==> inputs of run a <==
## bfcpu_core
module bfcpu_core
(
    input  logic CLK,
    input  logic RES_N,
    output logic        BUS_REQ,
    output logic        BUS_WRITE,
    output logic [15:0] BUS_ADDR,
    output logic [ 7:0] BUS_WDATA,
    input  logic [ 7:0] BUS_RDATA,
    input  logic        BUS_RDY,
    output logic        IO_REQ,
    output logic        IO_WRITE,
    output logic [ 1:0] IO_ADDR,
    output logic [ 7:0] IO_WDATA,
    input  logic [ 7:0] IO_RDATA,
    input  logic        IO_RDY
);
logic        if_req;
logic [15:0] if_addr;
logic [ 3:0] if_code;
logic        if_rdy;
logic        dm_req;
logic        dm_write;
logic [14:0] dm_addr;
logic [ 7:0] dm_wdata;
logic [ 7:0] dm_rdata;
logic        dm_rdy;
CPU U_CPU
(
    .CLK (CLK),
    .RES (~RES_N),
    .IF_REQ  (if_req),
    .IF_ADDR (if_addr),
    .IF_CODE (if_code),
    .IF_RDY  (if_rdy),
    .DM_REQ   (dm_req),
    .DM_WRITE (dm_write),
    .DM_ADDR  (dm_addr),
    .DM_WDATA (dm_wdata),
    .DM_RDATA (dm_rdata),
    .DM_RDY   (dm_rdy),
    .IO_REQ   (IO_REQ),
    .IO_WRITE (IO_WRITE),
    .IO_ADDR  (IO_ADDR),
    .IO_WDATA (IO_WDATA),
    .IO_RDATA (IO_RDATA),
    .IO_RDY   (IO_RDY)
);
CACHE U_CACHE
(
    .CLK (CLK),
    .RES (~RES_N),
    .IF_REQ  (if_req),
    .IF_ADDR (if_addr),
    .IF_CODE (if_code),
    .IF_RDY  (if_rdy),
    .DM_REQ   (dm_req),
    .DM_WRITE (dm_write),
    .DM_ADDR  (dm_addr),
    .DM_WDATA (dm_wdata),
    .DM_RDATA (dm_rdata),
    .DM_RDY   (dm_rdy),
    .BUS_REQ   (BUS_REQ),
    .BUS_WRITE (BUS_WRITE),
    .BUS_ADDR  (BUS_ADDR),
    .BUS_WDATA (BUS_WDATA),
    .BUS_RDATA (BUS_RDATA),
    .BUS_RDY   (BUS_RDY)
);
endmodule
Settings: LEC_CHECK=0, ABC_AREA=1, CAP_MARGIN=20, CELL_PAD_IN_SITES_DETAIL_PLACEMENT=1, CORE_ASPECT_RATIO=1.01, CORE_MARGIN=2, CORE_UTILIZATION=70, CTS_CLUSTER_DIAMETER=331, GPL_TIMING_DRIVEN=0, MAX_ROUTING_LAYER=met4, MIN_ROUTING_LAYER=met2, SLEW_MARGIN=20, TNS_END_PERCENT=70; clock period 10.0 ns.
run.sh (not shown) runs the stock make flow with config.mk's settings and CLKGATE_MAP_FILE=.
==> inputs of run b, as changes to run a <==
- ABC_AREA: 1 -> default
- CELL_PAD_IN_SITES_GLOBAL_PLACEMENT: default -> 3
- CORE_ASPECT_RATIO: 1.01 -> default
- CORE_UTILIZATION: 70 -> 32
- CTS_CLUSTER_DIAMETER: 331 -> 195
- GPL_ROUTABILITY_DRIVEN: default -> 0
- HOLD_SLACK_MARGIN: default -> 0.25
- MAX_ROUTING_LAYER: met4 -> default
- PLACE_DENSITY: default -> 0.51
- TNS_END_PERCENT: 70 -> 90
==> flow/constraint.sdc (replaced) <==
create_clock -name core_clock -period 17.0 [get_ports {CLK}]
set_input_delay 3.4000 -clock core_clock [delete_from_list [all_inputs] [get_ports {CLK}]]
set_output_delay 3.4000 -clock core_clock [all_outputs]
set_load 0.01 [all_outputs]
==> notes <==
Run a died in detailed placement, error DPL-0033. Run b finished with timing, DRC and antenna clean. Between run a and run b, the lower synthesized cell count is in run b (gap 39%, measured against run b). Synthesized area: run a is larger than run b (about 1.1%). Die area: run b is larger than run a (110%).
==> figures <==
Result of the run: run b no timing/DRC/antenna violations; run a stopped before the end
Stage where the flow stopped: run b -; run a detailed placement
Total die size: run b 94500 um2; run a 44200 um2
Synthesized area per cell: run b 10.1 um2; run a 7.36 um2
Standard-cell row count: run b 111; run a 75
Overall die width: run b 307 um; run a 209 um
Total core area: run b 91500 um2; run a 41800 um2
Compound-Gate Fraction of Synth Area: run b 16.4%; run a 19.2%
Post-Syn Instances: run b 2911; run a 4049
Area fraction in full adders, half adders and majority gates: run b 2.73%; run a 2.70%
Effective utilization at floorplan: run b 32.2%; run a 71.3%
Cell area after synthesis: run b 29500 um2; run a 29800 um2

* * *

==> inputs of raven <==
Starting RTL as in the previous note.
clock: 15.1 ns
lec_check: 0
cap_margin: 20
cell_pad_in_sites_detail_placement: 1
cell_pad_in_sites_global_placement: 3
core_margin: 2
core_utilization: 32
cts_cluster_diameter: 153
gpl_routability_driven: 0
gpl_timing_driven: 1
hold_slack_margin: 0.25
min_routing_layer: met2
place_density: 0.51
slew_margin: 20
tns_end_percent: 90
==> juniper: changes against raven <==
- ABC_AREA: not set -> 1
- CELL_PAD_IN_SITES_GLOBAL_PLACEMENT: 3 -> not set
- CORE_ASPECT_RATIO: not set -> 1.09
- CORE_UTILIZATION: 32 -> 70
- CTS_CLUSTER_DIAMETER: 153 -> 331
- GPL_ROUTABILITY_DRIVEN: 0 -> not set
- GPL_TIMING_DRIVEN: 1 -> 0
- HOLD_SLACK_MARGIN: 0.25 -> 0.1
- MAX_ROUTING_LAYER: not set -> met4
- PLACE_DENSITY: 0.51 -> not set
- SETUP_SLACK_MARGIN: not set -> 2.18
- TNS_END_PERCENT: 90 -> 70
==> flow/constraint.sdc (replaced) <==
create_clock -name core_clock -period 10.0 [get_ports {CLK}]
set_input_delay 2.0000 -clock core_clock [delete_from_list [all_inputs] [get_ports {CLK}]]
set_output_delay 2.0000 -clock core_clock [all_outputs]
set_load 0.01 [all_outputs]
==> cedar: changes against raven <==
- CELL_PAD_IN_SITES_DETAIL_PLACEMENT: 1 -> not set
- CELL_PAD_IN_SITES_GLOBAL_PLACEMENT: 3 -> not set
- CORE_UTILIZATION: 32 -> 40
- CTS_CLUSTER_DIAMETER: 153 -> not set
- GPL_ROUTABILITY_DRIVEN: 0 -> not set
- GPL_TIMING_DRIVEN: 1 -> not set
- HOLD_SLACK_MARGIN: 0.25 -> not set
- MIN_ROUTING_LAYER: met2 -> not set
- PLACE_DENSITY: 0.51 -> not set
- TNS_END_PERCENT: 90 -> not set
==> flow/constraint.sdc (replaced) <==
create_clock -name core_clock -period 9.74 [get_ports {CLK}]
set_input_delay 1.9480 -clock core_clock [delete_from_list [all_inputs] [get_ports {CLK}]]
set_output_delay 1.9480 -clock core_clock [all_outputs]
set_load 0.01 [all_outputs]
==> xenon: changes against raven <==
- CELL_PAD_IN_SITES_DETAIL_PLACEMENT: 1 -> not set
- CELL_PAD_IN_SITES_GLOBAL_PLACEMENT: 3 -> not set
- CORE_UTILIZATION: 32 -> 70
- CTS_CLUSTER_DIAMETER: 153 -> not set
- GPL_ROUTABILITY_DRIVEN: 0 -> not set
- GPL_TIMING_DRIVEN: 1 -> not set
- HOLD_SLACK_MARGIN: 0.25 -> not set
- MIN_ROUTING_LAYER: met2 -> not set
- PLACE_DENSITY: 0.51 -> not set
- SETUP_SLACK_MARGIN: not set -> -0.44
- TNS_END_PERCENT: 90 -> not set
==> flow/constraint.sdc (replaced) <==
create_clock -name core_clock -period 5.96 [get_ports {CLK}]
set_input_delay 1.1920 -clock core_clock [delete_from_list [all_inputs] [get_ports {CLK}]]
set_output_delay 1.1920 -clock core_clock [all_outputs]
set_load 0.01 [all_outputs]
==> summary of the runs <==
In raven the worst setup slack is higher than in cedar, by 2.3 ns.
raven ran to the end with no violations. xenon ran to the end with violations: setup timing. juniper did not get past 3_5_place_dp (DPL-0033). cedar completed with no timing, DRC or antenna violations.
Global-route usage, lowest first: cedar, raven, xenon.
In raven the final area is smaller than in xenon, by 5.4%.
Sequential share of layout area: cedar is higher than xenon (2.5 points).
Clock skew, lowest first: cedar, raven, xenon.
Synthesized area: juniper is larger than cedar (1.1%).
First-iteration DRC count, highest first: raven, xenon, cedar.
